==> run G <==
// mac_unit
module mac_unit(input clk,en,clr,
                input [15:0]a,b,
                output [39:0]c);
clock: 11.5 ns
lec_check: 0
abc_area: 1
cap_margin: 40
core_margin: 2
core_utilization: 72
cts_cluster_diameter: 106
place_density_lb_addon: 0.01
setup_slack_margin: -0.71
slew_margin: 20
run.sh (not shown) runs the stock make flow with config.mk's settings and CLKGATE_MAP_FILE=.
==> run M: changes against run G <==
- ABC_AREA: 1 -> unset
- CAP_MARGIN: 40 -> 20
- CELL_PAD_IN_SITES_GLOBAL_PLACEMENT: unset -> 1
- CORE_UTILIZATION: 72 -> 40
- CTS_CLUSTER_DIAMETER: 106 -> unset
- HOLD_SLACK_MARGIN: unset -> 0.23
- PLACE_DENSITY_LB_ADDON: 0.01 -> 0.16
- SETUP_SLACK_MARGIN: -0.71 -> unset
==> flow/constraint.sdc (replaced) <==
create_clock -name core_clock -period 13.5 [get_ports {clk}]
set_input_delay 2.7000 -clock core_clock [delete_from_list [all_inputs] [get_ports {clk}]]
set_output_delay 2.7000 -clock core_clock [all_outputs]
set_load 0.01 [all_outputs]
==> results_slide.txt <==
Implementation Results

Status
  • Outcome: finished with violations
  • Layout check failures: setup timing

Placement
  • Post-DP Area: 0.01895 mm²

GRT
  • Met3 GRT Util: 8.193%

Die
  • Core area: 0.02347 mm²

Worst hold path
  • End of the worst hold path: m1.m1.mu4.clk_a[1]
  • Hold path start: m1.m3.clk_a[5]

Timing
  • Final WS setup: -1.936 ns
  • Final setup vio count: 19

Synthesis
  • Yosys chip area: 0.01721 mm²
Source of the figures above: run G

==> results_slide.txt <==
Implementation Results

GRT
  • Met3 GRT Util: 1.992%

Clock tree
  • CTS sink count: 168

Placement
  • Routability cong.: about 0.8
  • Post-DP Area: around 0.017 mm²

Worst hold path
  • Hold path start: m1.m3.mu1.clk_a[3]
  • End of the worst hold path: m1.m1.mu3.m2.clk_a[1]

Synthesis
  • Ys cells: 1571
  • Yosys chip area: 0.01559 mm²

Status
  • Outcome: no timing/DRC/antenna violations

Critical path
  • Worst setup path endpoint: a1.acc[38]

Timing
  • Final setup vio count: 0
  • Final WS setup: 0.3771 ns

Die
  • Core area: 0.03856 mm²
Source of the figures above: run M


---

==> inputs of build 39 <==
mac_unit again, from the RTL that the note above started with.
Settings: LEC_CHECK=0, CAP_MARGIN=20, CORE_MARGIN=2, CORE_UTILIZATION=72, SLEW_MARGIN=20; clock period 9.89 ns.
==> inputs of trial 42, as changes to build 39 <==
ABC_AREA = 1   (was not set)
CTS_CLUSTER_DIAMETER = 396   (was not set)
CTS_CLUSTER_SIZE = 99   (was not set)
PLACE_DENSITY = 0.39   (was not set)
==> flow/constraint.sdc (replaced) <==
create_clock -name core_clock -period 10.2 [get_ports {clk}]
set_input_delay 2.0400 -clock core_clock [delete_from_list [all_inputs] [get_ports {clk}]]
set_output_delay 2.0400 -clock core_clock [all_outputs]
set_load 0.01 [all_outputs]
==> comparison <==
- Build 39 finished but fails on setup timing. Trial 42 finished but failed the layout checks on setup timing.
- Against build 39, the count of clock-buffer cells in the layout of trial 42 is higher by 2.
- Between build 39 and trial 42, the lower final cell count is in build 39 (gap about 25%, measured against trial 42).
- Synthesized cell count: build 39 is smaller than trial 42 (about 30%).
==> figures <==
| item | trial 42 | build 39 |
|---|---|---|
| Status | complete, but fails checks | complete, but fails checks |
| Violated checks | setup timing | setup timing |
| Via-to-Cell Ratio | 5.383 | 5.721 |
| XOR-XNOR Cells, Area Fraction | 0.02291 | 0.03370 |
| Met1 global-route usage | 0.4490 | 0.4363 |
| Die width | 158.6 µm | 151.2 µm |
| Mapped Area | 17210 µm² | 15590 µm² |
| Pre-CTS WS | -3.162 ns | -3.167 ns |
| Met2 wirelength from detailed routing | 23890 µm | 20090 µm |
| Worst slew margin relative to its limit | 0.5066 | 0.6128 |
| Wirelength per Cell | 18.27 µm | 19.89 µm |

---

==> v38 <==
mac_unit again, from the RTL that the note above started with.
Settings: LEC_CHECK=0, ABC_AREA=1, CAP_MARGIN=5, CELL_PAD_IN_SITES_DETAIL_PLACEMENT=1, CELL_PAD_IN_SITES_GLOBAL_PLACEMENT=1, CORE_ASPECT_RATIO=1.19, CORE_MARGIN=7, CORE_UTILIZATION=70, CTS_CLUSTER_DIAMETER=360, CTS_CLUSTER_SIZE=34, GPL_ROUTABILITY_DRIVEN=1, GPL_TIMING_DRIVEN=0, MAX_ROUTING_LAYER=met4, MIN_ROUTING_LAYER=met2, PLACE_DENSITY=0.63, SETUP_SLACK_MARGIN=2.14, SLEW_MARGIN=20, TNS_END_PERCENT=40; clock period 13.6 ns.
==> v35 (differences from v38) <==
- ABC_AREA: 1 -> default
- CAP_MARGIN: 5 -> 20
- CELL_PAD_IN_SITES_DETAIL_PLACEMENT: 1 -> default
- CELL_PAD_IN_SITES_GLOBAL_PLACEMENT: 1 -> default
- CORE_ASPECT_RATIO: 1.19 -> default
- CORE_MARGIN: 7 -> 2
- CORE_UTILIZATION: 70 -> 40
- CTS_CLUSTER_DIAMETER: 360 -> default
- CTS_CLUSTER_SIZE: 34 -> default
- GPL_ROUTABILITY_DRIVEN: 1 -> default
- GPL_TIMING_DRIVEN: 0 -> default
- MAX_ROUTING_LAYER: met4 -> default
- MIN_ROUTING_LAYER: met2 -> default
- PLACE_DENSITY: 0.63 -> default
- SETUP_SLACK_MARGIN: 2.14 -> default
- TNS_END_PERCENT: 40 -> default
==> flow/constraint.sdc (replaced) <==
create_clock -name core_clock -period 9.88 [get_ports {clk}]
set_input_delay 1.9760 -clock core_clock [delete_from_list [all_inputs] [get_ports {clk}]]
set_output_delay 1.9760 -clock core_clock [all_outputs]
set_load 0.01 [all_outputs]
==> v2 (differences from v38) <==
- ABC_AREA: 1 -> default
- CELL_PAD_IN_SITES_DETAIL_PLACEMENT: 1 -> default
- CELL_PAD_IN_SITES_GLOBAL_PLACEMENT: 1 -> default
- CORE_ASPECT_RATIO: 1.19 -> 1.05
- CORE_MARGIN: 7 -> 2
- CORE_UTILIZATION: 70 -> 44
- CTS_CLUSTER_DIAMETER: 360 -> default
- CTS_CLUSTER_SIZE: 34 -> 98
- MAX_ROUTING_LAYER: met4 -> default
- MIN_ROUTING_LAYER: met2 -> default
- PLACE_DENSITY: 0.63 -> default
- SETUP_SLACK_MARGIN: 2.14 -> default
- SLEW_MARGIN: 20 -> 40
- TNS_END_PERCENT: 40 -> default
==> flow/constraint.sdc (replaced) <==
create_clock -name core_clock -period 13.5 [get_ports {clk}]
set_input_delay 2.7000 -clock core_clock [delete_from_list [all_inputs] [get_ports {clk}]]
set_output_delay 2.7000 -clock core_clock [all_outputs]
set_load 0.01 [all_outputs]
==> v3 (differences from v38) <==
- CORE_ASPECT_RATIO: 1.19 -> 0.5
- CORE_MARGIN: 7 -> 2
- CORE_UTILIZATION: 70 -> 27
- GPL_TIMING_DRIVEN: 0 -> default
- HOLD_SLACK_MARGIN: default -> 0.19
- MIN_ROUTING_LAYER: met2 -> default
- SETUP_SLACK_MARGIN: 2.14 -> default
- SLEW_MARGIN: 20 -> 5
- TNS_END_PERCENT: 40 -> default
==> flow/constraint.sdc (replaced) <==
create_clock -name core_clock -period 7.58 [get_ports {clk}]
set_input_delay 1.5160 -clock core_clock [delete_from_list [all_inputs] [get_ports {clk}]]
set_output_delay 1.5160 -clock core_clock [all_outputs]
set_load 0.01 [all_outputs]
==> notes <==
v2 went through all stages and came out clean. v35 finished but failed the layout checks on setup timing. v38 died in global placement without I/O. v3 completed and failed the layout checks on setup timing.
Against v35, the non-clock buffer count of v2 is lower by 64.
The lowest worst hold slack belongs to v2, the highest to v3.
Sequential cell count is the same in v3 and v35.
==> figures <==
quantity	v2	v3	v35	v38
I/O pin count	75	75	75	-
Net count entering floorplan	2064	2750	2064	2750
Yosys cell count	1571	2257	1571	2257
Reg2reg start	m1.m3.mu3.m3.clk_a[0]$_DFF_P_	m1.m3.mu3.m3.clk_a[1]$_DFF_P_	m1.m2.mu2.m1.clk_b[1]$_DFF_P_	-
Met3 layer wire length in the routed design	1046 um	1102 um	1175 um	-
Status	finished clean	failed layout checks	failed layout checks	did not finish
Stage where the flow stopped	-	-	-	global placement without I/O
Layout check failures	-	setup timing	setup timing	-
Buffers and inverters on the worst path	6	8	9	-
Total routing resource utilization after global routing	0.1890	0.1627	0.1761	-
Horizontal extent of the die	187.7 um	361.0 um	201.5 um	157.7 um
Clock latency on the worst-skew pair	0.45 ns	0.47 ns	0.46 ns	-
Cell count after placement	2112	3203	2229	-

---

==> inputs of sierra <==
mac_unit again, from the RTL that the note above started with.
make LEC_CHECK=0 ABC_AREA=1 CAP_MARGIN=5 CELL_PAD_IN_SITES_DETAIL_PLACEMENT=1 CELL_PAD_IN_SITES_GLOBAL_PLACEMENT=1 CORE_ASPECT_RATIO=0.5 CORE_MARGIN=7 CORE_UTILIZATION=27 CTS_CLUSTER_DIAMETER=360 CTS_CLUSTER_SIZE=34 GPL_ROUTABILITY_DRIVEN=1 GPL_TIMING_DRIVEN=0 MAX_ROUTING_LAYER=met4 MIN_ROUTING_LAYER=met2 PLACE_DENSITY=0.63 SLEW_MARGIN=20 finish   # period 15.7 ns
==> cedar (differences from sierra) <==
- CAP_MARGIN: 5 -> 0
- CELL_PAD_IN_SITES_DETAIL_PLACEMENT: 1 -> default
- CELL_PAD_IN_SITES_GLOBAL_PLACEMENT: 1 -> default
- CORE_ASPECT_RATIO: 0.5 -> default
- CORE_MARGIN: 7 -> 2
- CORE_UTILIZATION: 27 -> 70
- CTS_CLUSTER_DIAMETER: 360 -> 260
- CTS_CLUSTER_SIZE: 34 -> default
- GPL_ROUTABILITY_DRIVEN: 1 -> default
- GPL_TIMING_DRIVEN: 0 -> default
- MAX_ROUTING_LAYER: met4 -> default
- MIN_ROUTING_LAYER: met2 -> default
- PLACE_DENSITY: 0.63 -> default
- SETUP_SLACK_MARGIN: default -> 1.8
==> flow/constraint.sdc (replaced) <==
create_clock -name core_clock -period 11.4 [get_ports {clk}]
set_input_delay 2.2800 -clock core_clock [delete_from_list [all_inputs] [get_ports {clk}]]
set_output_delay 2.2800 -clock core_clock [all_outputs]
set_load 0.01 [all_outputs]
==> juniper (differences from sierra) <==
- ABC_AREA: 1 -> default
- CAP_MARGIN: 5 -> 20
- CELL_PAD_IN_SITES_DETAIL_PLACEMENT: 1 -> default
- CELL_PAD_IN_SITES_GLOBAL_PLACEMENT: 1 -> default
- CORE_ASPECT_RATIO: 0.5 -> default
- CORE_MARGIN: 7 -> 2
- CORE_UTILIZATION: 27 -> 40
- CTS_CLUSTER_DIAMETER: 360 -> default
- CTS_CLUSTER_SIZE: 34 -> default
- GPL_ROUTABILITY_DRIVEN: 1 -> default
- GPL_TIMING_DRIVEN: 0 -> default
- MAX_ROUTING_LAYER: met4 -> default
- MIN_ROUTING_LAYER: met2 -> default
- PLACE_DENSITY: 0.63 -> default
==> flow/constraint.sdc (replaced) <==
create_clock -name core_clock -period 13.5 [get_ports {clk}]
set_input_delay 2.7000 -clock core_clock [delete_from_list [all_inputs] [get_ports {clk}]]
set_output_delay 2.7000 -clock core_clock [all_outputs]
set_load 0.01 [all_outputs]
==> qor summary <==
| quantity | juniper | sierra | cedar |
|---|---|---|---|
| GR met3 Demand/Resource | 2.33% | 31.9% | 4.42% |
| Post-layout period usage | 99.1% | 94.6% | 117% |
| Antenna diode count | 0 | 5 | 0 |
| Register fraction of the total cell area | 18.6% | 17.1% | 16.5% |
| Result of the run | finished clean | finished clean | failed layout checks |
| Violated checks | - | - | setup timing |
| Final wirelength | 32.7 mm | 50.0 mm | 44.4 mm |
| Combinational share of cell area | 61.8% | 55.8% | 59.2% |
| CTS clock-pin slew for the worst setup and hold paths | 90 ps | 80 ps | 90 ps |
| Upper clock frequency limit | 74.7 MHz | 67.3 MHz | 74.8 MHz |
| Critical path destination | a1.acc[38] | a1.acc[36] | a1.acc[37] |
| Maximum number of pins on one net before global-route repair | 45 | 21 | 66 |
| Actual transition at the worst max-transition pin | 814 ps | 923 ps | 772 ps |
| Number of ordinary inverters in the final layout | 313 | 695 | 695 |
| Via count of the first global-routing pass | 10800 | 21900 | 14600 |
| Flop-to-flop setup slack | 120 ps | 850 ps | -1970 ps |
| Final worst slack | 122 ps | 851 ps | -1970 ps |
| Via total after detailed routing | 10100 | 18300 | 14000 |
